==> run a <==
## sdram_controller
module sdram_controller (
    wr_addr,
    wr_data,
    wr_enable,
    rd_addr,
    rd_data,
    rd_ready,
    rd_enable,
    busy, rst_n, clk,
    addr, bank_addr, data_in, data_out, data_oe, clock_enable, cs_n, ras_n, cas_n, we_n,
    data_mask_low, data_mask_high
);
clock: 5.4 ns
lec_check: 0
cap_margin: 20
cell_pad_in_sites_detail_placement: 0
core_margin: 2
core_utilization: 40
cts_cluster_diameter: 80
cts_cluster_size: 61
gpl_routability_driven: 1
hold_slack_margin: 0.07
max_routing_layer: met5
min_routing_layer: met2
place_density: 0.56
setup_slack_margin: 1.02
slew_margin: 20
run.sh (not shown) runs the stock make flow with config.mk's settings and CLKGATE_MAP_FILE=.
==> run b (differences from run a) <==
Settings changed: CELL_PAD_IN_SITES_DETAIL_PLACEMENT 0 to unset, CORE_UTILIZATION 40 to 72, CTS_CLUSTER_DIAMETER 80 to 29, CTS_CLUSTER_SIZE 61 to 46, GPL_ROUTABILITY_DRIVEN 1 to unset, HOLD_SLACK_MARGIN 0.07 to unset, MAX_ROUTING_LAYER met5 to unset, MIN_ROUTING_LAYER met2 to unset, PLACE_DENSITY 0.56 to 0.64, SETUP_SLACK_MARGIN 1.02 to 0.8.
==> flow/constraint.sdc (replaced) <==
create_clock -name core_clock -period 3.59 [get_ports {clk}]
set_input_delay 0.7180 -clock core_clock [delete_from_list [all_inputs] [get_ports {clk}]]
set_output_delay 0.7180 -clock core_clock [all_outputs]
set_load 0.01 [all_outputs]
==> CHANGELOG.md <==
### Implementation results

* Outcome: stopped before the end
* Last flow stage reached: global placement (3_3_place_gp)
* First error line in the log: [ERROR GPL-0301] Utilization 108.020 % exceeds 100%.
* Overall die height at 80.5 um
* Area of the core region at 5570 um^2
* Chip width at 80.5 um
* Die footprint at 6470 um^2
* Initial Utilization at 0.755
-- figures above: run b

==> CHANGELOG.md <==
### Physical design

* Outcome: no timing/DRC/antenna violations
* Chip width at 107 um
* Die footprint at 11400 um^2
* Area of the core region at 10300 um^2
-- figures above: run a


========
==> inputs of trial 6 <==
==> flow/design.v <==
module sdram_controller (
    wr_addr,
    wr_data,
    wr_enable,
    rd_addr,
    rd_data,
    rd_ready,
    rd_enable,
    busy, rst_n, clk,
    addr, bank_addr, data_in, data_out, data_oe, clock_enable, cs_n, ras_n, cas_n, we_n,
    data_mask_low, data_mask_high
);
parameter ROW_WIDTH = 13;
parameter COL_WIDTH = 9;
parameter BANK_WIDTH = 2;
parameter SDRADDR_WIDTH = ROW_WIDTH > COL_WIDTH ? ROW_WIDTH : COL_WIDTH;
parameter HADDR_WIDTH = BANK_WIDTH + ROW_WIDTH + COL_WIDTH;
parameter CLK_FREQUENCY = 133;   
parameter REFRESH_TIME =  32;    
parameter REFRESH_COUNT = 8192;  
localparam CYCLES_BETWEEN_REFRESH = ( CLK_FREQUENCY
                                      * 1_000
                                      * REFRESH_TIME
                                    ) / REFRESH_COUNT;
localparam IDLE      = 5'b00000;
localparam INIT_NOP1 = 5'b01000,
           INIT_PRE1 = 5'b01001,
           INIT_NOP1_1=5'b00101,
           INIT_REF1 = 5'b01010,
           INIT_NOP2 = 5'b01011,
           INIT_REF2 = 5'b01100,
           INIT_NOP3 = 5'b01101,
           INIT_LOAD = 5'b01110,
           INIT_NOP4 = 5'b01111;
localparam REF_PRE  =  5'b00001,
           REF_NOP1 =  5'b00010,
           REF_REF  =  5'b00011,
           REF_NOP2 =  5'b00100;
localparam READ_ACT  = 5'b10000,
           READ_NOP1 = 5'b10001,
           READ_CAS  = 5'b10010,
           READ_NOP2 = 5'b10011,
           READ_READ = 5'b10100;
localparam WRIT_ACT  = 5'b11000,
           WRIT_NOP1 = 5'b11001,
           WRIT_CAS  = 5'b11010,
           WRIT_NOP2 = 5'b11011;
localparam CMD_PALL = 8'b10010001,
           CMD_REF  = 8'b10001000,
           CMD_NOP  = 8'b10111000,
           CMD_MRS  = 8'b10000000,
           CMD_BACT = 8'b10011000,
           CMD_READ = 8'b10101001,
           CMD_WRIT = 8'b10100001;
input  [HADDR_WIDTH-1:0]   wr_addr;
input  [15:0]              wr_data;
input                      wr_enable;
input  [HADDR_WIDTH-1:0]   rd_addr;
output [15:0]              rd_data;
input                      rd_enable;
output                     rd_ready;
output                     busy;
input                      rst_n;
input                      clk;
output [SDRADDR_WIDTH-1:0] addr;
output [BANK_WIDTH-1:0]    bank_addr;
input  [15:0]              data_in;
output [15:0]              data_out;
output                     data_oe;
output                     clock_enable;
output                     cs_n;
output                     ras_n;
output                     cas_n;
output                     we_n;
output                     data_mask_low;
output                     data_mask_high;
reg  [HADDR_WIDTH-1:0]   haddr_r;
reg  [15:0]              wr_data_r;
reg  [15:0]              rd_data_r;
reg                      busy;
reg                      data_mask_low_r;
reg                      data_mask_high_r;
reg [SDRADDR_WIDTH-1:0]  addr_r;
reg [BANK_WIDTH-1:0]     bank_addr_r;
reg                      rd_ready_r;
wire                     data_mask_low, data_mask_high;
assign data_mask_high = data_mask_high_r;
assign data_mask_low  = data_mask_low_r;
assign rd_data        = rd_data_r;
reg [3:0] state_cnt;
reg [9:0] refresh_cnt;
reg [7:0] command;
reg [4:0] state;
reg [7:0] command_nxt;
reg [3:0] state_cnt_nxt;
reg [4:0] next;
assign {clock_enable, cs_n, ras_n, cas_n, we_n} = command[7:3];
assign bank_addr      = (state[4]) ? bank_addr_r : command[2:1];
assign addr           = (state[4] | state == INIT_LOAD) ? addr_r : { {SDRADDR_WIDTH-11{1'b0}}, command[0], 10'd0 };
assign data_out = wr_data_r;
assign data_oe  = (state == WRIT_CAS);
assign rd_ready = rd_ready_r;
always @ (posedge clk)
  if (~rst_n)
    begin
    state <= INIT_NOP1;
    command <= CMD_NOP;
    state_cnt <= 4'hf;
    haddr_r <= {HADDR_WIDTH{1'b0}};
    wr_data_r <= 16'b0;
    rd_data_r <= 16'b0;
    busy <= 1'b0;
    end
  else
    begin
    state <= next;
    command <= command_nxt;
    if (!state_cnt)
      state_cnt <= state_cnt_nxt;
    else
      state_cnt <= state_cnt - 1'b1;
    if (wr_enable)
      wr_data_r <= wr_data;
    if (state == READ_READ)
      begin
      rd_data_r <= data_in;
      rd_ready_r <= 1'b1;
      end
    else
      rd_ready_r <= 1'b0;
    busy <= state[4];
    if (rd_enable)
      haddr_r <= rd_addr;
    else if (wr_enable)
      haddr_r <= wr_addr;
    end
always @ (posedge clk)
 if (~rst_n)
   refresh_cnt <= 10'b0;
 else
   if (state == REF_NOP2)
     refresh_cnt <= 10'b0;
   else
     refresh_cnt <= refresh_cnt + 1'b1;
always @*
begin
    if (state[4])
      {data_mask_low_r, data_mask_high_r} = 2'b00;
    else
      {data_mask_low_r, data_mask_high_r} = 2'b11;
   bank_addr_r = 2'b00;
   addr_r = {SDRADDR_WIDTH{1'b0}};
   if (state == READ_ACT | state == WRIT_ACT)
     begin
     bank_addr_r = haddr_r[HADDR_WIDTH-1:HADDR_WIDTH-(BANK_WIDTH)];
     addr_r = haddr_r[HADDR_WIDTH-(BANK_WIDTH+1):HADDR_WIDTH-(BANK_WIDTH+ROW_WIDTH)];
     end
   else if (state == READ_CAS | state == WRIT_CAS)
     begin
     bank_addr_r = haddr_r[HADDR_WIDTH-1:HADDR_WIDTH-(BANK_WIDTH)];
     addr_r = {
               {SDRADDR_WIDTH-(11){1'b0}},
               1'b1,                        
               {10-COL_WIDTH{1'b0}},
               haddr_r[COL_WIDTH-1:0]
              };
     end
   else if (state == INIT_LOAD)
     begin
     addr_r = {{SDRADDR_WIDTH-10{1'b0}}, 10'b1000110000};
     end
end
always @*
begin
   state_cnt_nxt = 4'd0;
   command_nxt = CMD_NOP;
   if (state == IDLE)
        if (refresh_cnt >= CYCLES_BETWEEN_REFRESH)
          begin
          next = REF_PRE;
          command_nxt = CMD_PALL;
          end
        else if (rd_enable)
          begin
          next = READ_ACT;
          command_nxt = CMD_BACT;
          end
        else if (wr_enable)
          begin
          next = WRIT_ACT;
          command_nxt = CMD_BACT;
          end
        else
          begin
          next = IDLE;
          end
    else
      if (!state_cnt)
        case (state)
          INIT_NOP1:
            begin
            next = INIT_PRE1;
            command_nxt = CMD_PALL;
            end
          INIT_PRE1:
            begin
            next = INIT_NOP1_1;
            end
          INIT_NOP1_1:
            begin
            next = INIT_REF1;
            command_nxt = CMD_REF;
            end
          INIT_REF1:
            begin
            next = INIT_NOP2;
            state_cnt_nxt = 4'd7;
            end
          INIT_NOP2:
            begin
            next = INIT_REF2;
            command_nxt = CMD_REF;
            end
          INIT_REF2:
            begin
            next = INIT_NOP3;
            state_cnt_nxt = 4'd7;
            end
          INIT_NOP3:
            begin
            next = INIT_LOAD;
            command_nxt = CMD_MRS;
            end
          INIT_LOAD:
            begin
            next = INIT_NOP4;
            state_cnt_nxt = 4'd1;
            end
          REF_PRE:
            begin
            next = REF_NOP1;
            end
          REF_NOP1:
            begin
            next = REF_REF;
            command_nxt = CMD_REF;
            end
          REF_REF:
            begin
            next = REF_NOP2;
            state_cnt_nxt = 4'd7;
            end
          WRIT_ACT:
            begin
            next = WRIT_NOP1;
            state_cnt_nxt = 4'd1;
            end
          WRIT_NOP1:
            begin
            next = WRIT_CAS;
            command_nxt = CMD_WRIT;
            end
          WRIT_CAS:
            begin
            next = WRIT_NOP2;
            state_cnt_nxt = 4'd1;
            end
          READ_ACT:
            begin
            next = READ_NOP1;
            state_cnt_nxt = 4'd1;
            end
          READ_NOP1:
            begin
            next = READ_CAS;
            command_nxt = CMD_READ;
            end
          READ_CAS:
            begin
            next = READ_NOP2;
            state_cnt_nxt = 4'd1;
            end
          READ_NOP2:
            begin
            next = READ_READ;
            end
          default:
            begin
            next = IDLE;
            end
          endcase
      else
        begin
        next = state;
        command_nxt = command;
        end
end
endmodule
==> flow/run.sh <==
#!/bin/bash
# the make line also repeats each setting of config.mk as NAME=value (left out here)
make -C /OpenROAD-flow-scripts/flow DESIGN_CONFIG=/design/flow/config.mk WORK_HOME=/design/flow/orfs CLKGATE_MAP_FILE= finish
==> flow/config.mk <==
export PLATFORM = sky130hd
export DESIGN_NAME = sdram_controller
export DESIGN_NICKNAME = sdram_controller
export VERILOG_FILES = /design/flow/design.v
export SDC_FILE = /design/flow/constraint.sdc
export NUM_CORES = 4
export LEC_CHECK = 0
export CAP_MARGIN = 20
export CELL_PAD_IN_SITES_DETAIL_PLACEMENT = 0
export CORE_MARGIN = 2
export CORE_UTILIZATION = 40
export GPL_ROUTABILITY_DRIVEN = 1
export HOLD_SLACK_MARGIN = 0.07
export MAX_ROUTING_LAYER = met5
export MIN_ROUTING_LAYER = met2
export PLACE_DENSITY = 0.56
export SLEW_MARGIN = 20
==> flow/constraint.sdc <==
create_clock -name core_clock -period 5.4 [get_ports {clk}]
set_input_delay 1.0800 -clock core_clock [delete_from_list [all_inputs] [get_ports {clk}]]
set_output_delay 1.0800 -clock core_clock [all_outputs]
set_load 0.01 [all_outputs]
==> trial 83: changes against trial 6 <==
==> flow/config.mk (replaced) <==
export PLATFORM = sky130hd
export DESIGN_NAME = sdram_controller
export DESIGN_NICKNAME = sdram_controller
export VERILOG_FILES = /design/flow/design.v
export SDC_FILE = /design/flow/constraint.sdc
export NUM_CORES = 4
export LEC_CHECK = 0
export ABC_AREA = 1
export CAP_MARGIN = 20
export CORE_MARGIN = 2
export CORE_UTILIZATION = 72
export CTS_CLUSTER_DIAMETER = 178
export CTS_CLUSTER_SIZE = 99
export PLACE_DENSITY = 0.6
export SLEW_MARGIN = 20
==> flow/constraint.sdc (replaced) <==
create_clock -name core_clock -period 3.03 [get_ports {clk}]
set_input_delay 0.6060 -clock core_clock [delete_from_list [all_inputs] [get_ports {clk}]]
set_output_delay 0.6060 -clock core_clock [all_outputs]
set_load 0.01 [all_outputs]
==> build 79: changes against trial 6 <==
==> flow/config.mk (replaced) <==
export PLATFORM = sky130hd
export DESIGN_NAME = sdram_controller
export DESIGN_NICKNAME = sdram_controller
export VERILOG_FILES = /design/flow/design.v
export SDC_FILE = /design/flow/constraint.sdc
export NUM_CORES = 4
export LEC_CHECK = 0
export CAP_MARGIN = 20
export CORE_MARGIN = 2
export CORE_UTILIZATION = 42
export PLACE_DENSITY = 0.6
export SLEW_MARGIN = 20
==> flow/constraint.sdc (replaced) <==
create_clock -name core_clock -period 4.09 [get_ports {clk}]
set_input_delay 0.8180 -clock core_clock [delete_from_list [all_inputs] [get_ports {clk}]]
set_output_delay 0.8180 -clock core_clock [all_outputs]
set_load 0.01 [all_outputs]
==> Changelog: implementation <==
### Physical design

* AND-OR/OR-AND Cells, Area Fraction at 12.0%
* Failing step: global placement
* Outcome: aborted with a tool error
* Initial Utilization at 75.0%
* First Err: [ERROR GPL-0301] Utilization 109.328 % exceeds 100%.
* Die Wd at 80.0 um
* Yosys Instances at 591
* Top cells by count: nand2_1 (157), nor2_1 (93), dfxtp_1 (91)
* Die height at 80.0 um
[end of results for trial 83]
==> Changelog: implementation <==
### Metrics

* Initial Utilization at about two fifths
* Yosys Instances at 494
* Outcome: finished clean
* Top cells by count: nor2_1 (94), dfxtp_1 (91), mux2i_1 (53), nand2_1 (53), a21oi_1 (48)
* Die height at between 100 and 150 um
* Die Wd at 107 um
* AND-OR/OR-AND Cells, Area Fraction at 12.6%
[end of results for trial 6]
==> Changelog: implementation <==
### Metrics

* Top cells by count: nor2_1 (94), dfxtp_1 (91), mux2i_1 (53), nand2_1 (53), a21oi_1 (48)
* Die height at 104 um
* AND-OR/OR-AND Cells, Area Fraction at 12.6%
* Initial Utilization at 43.3%
* Period utilization at 84.1%
* Outcome: finished clean
* Yosys Instances at 494
* Synth Instances at 494
* Die Wd at 104 um
[end of results for build 79]
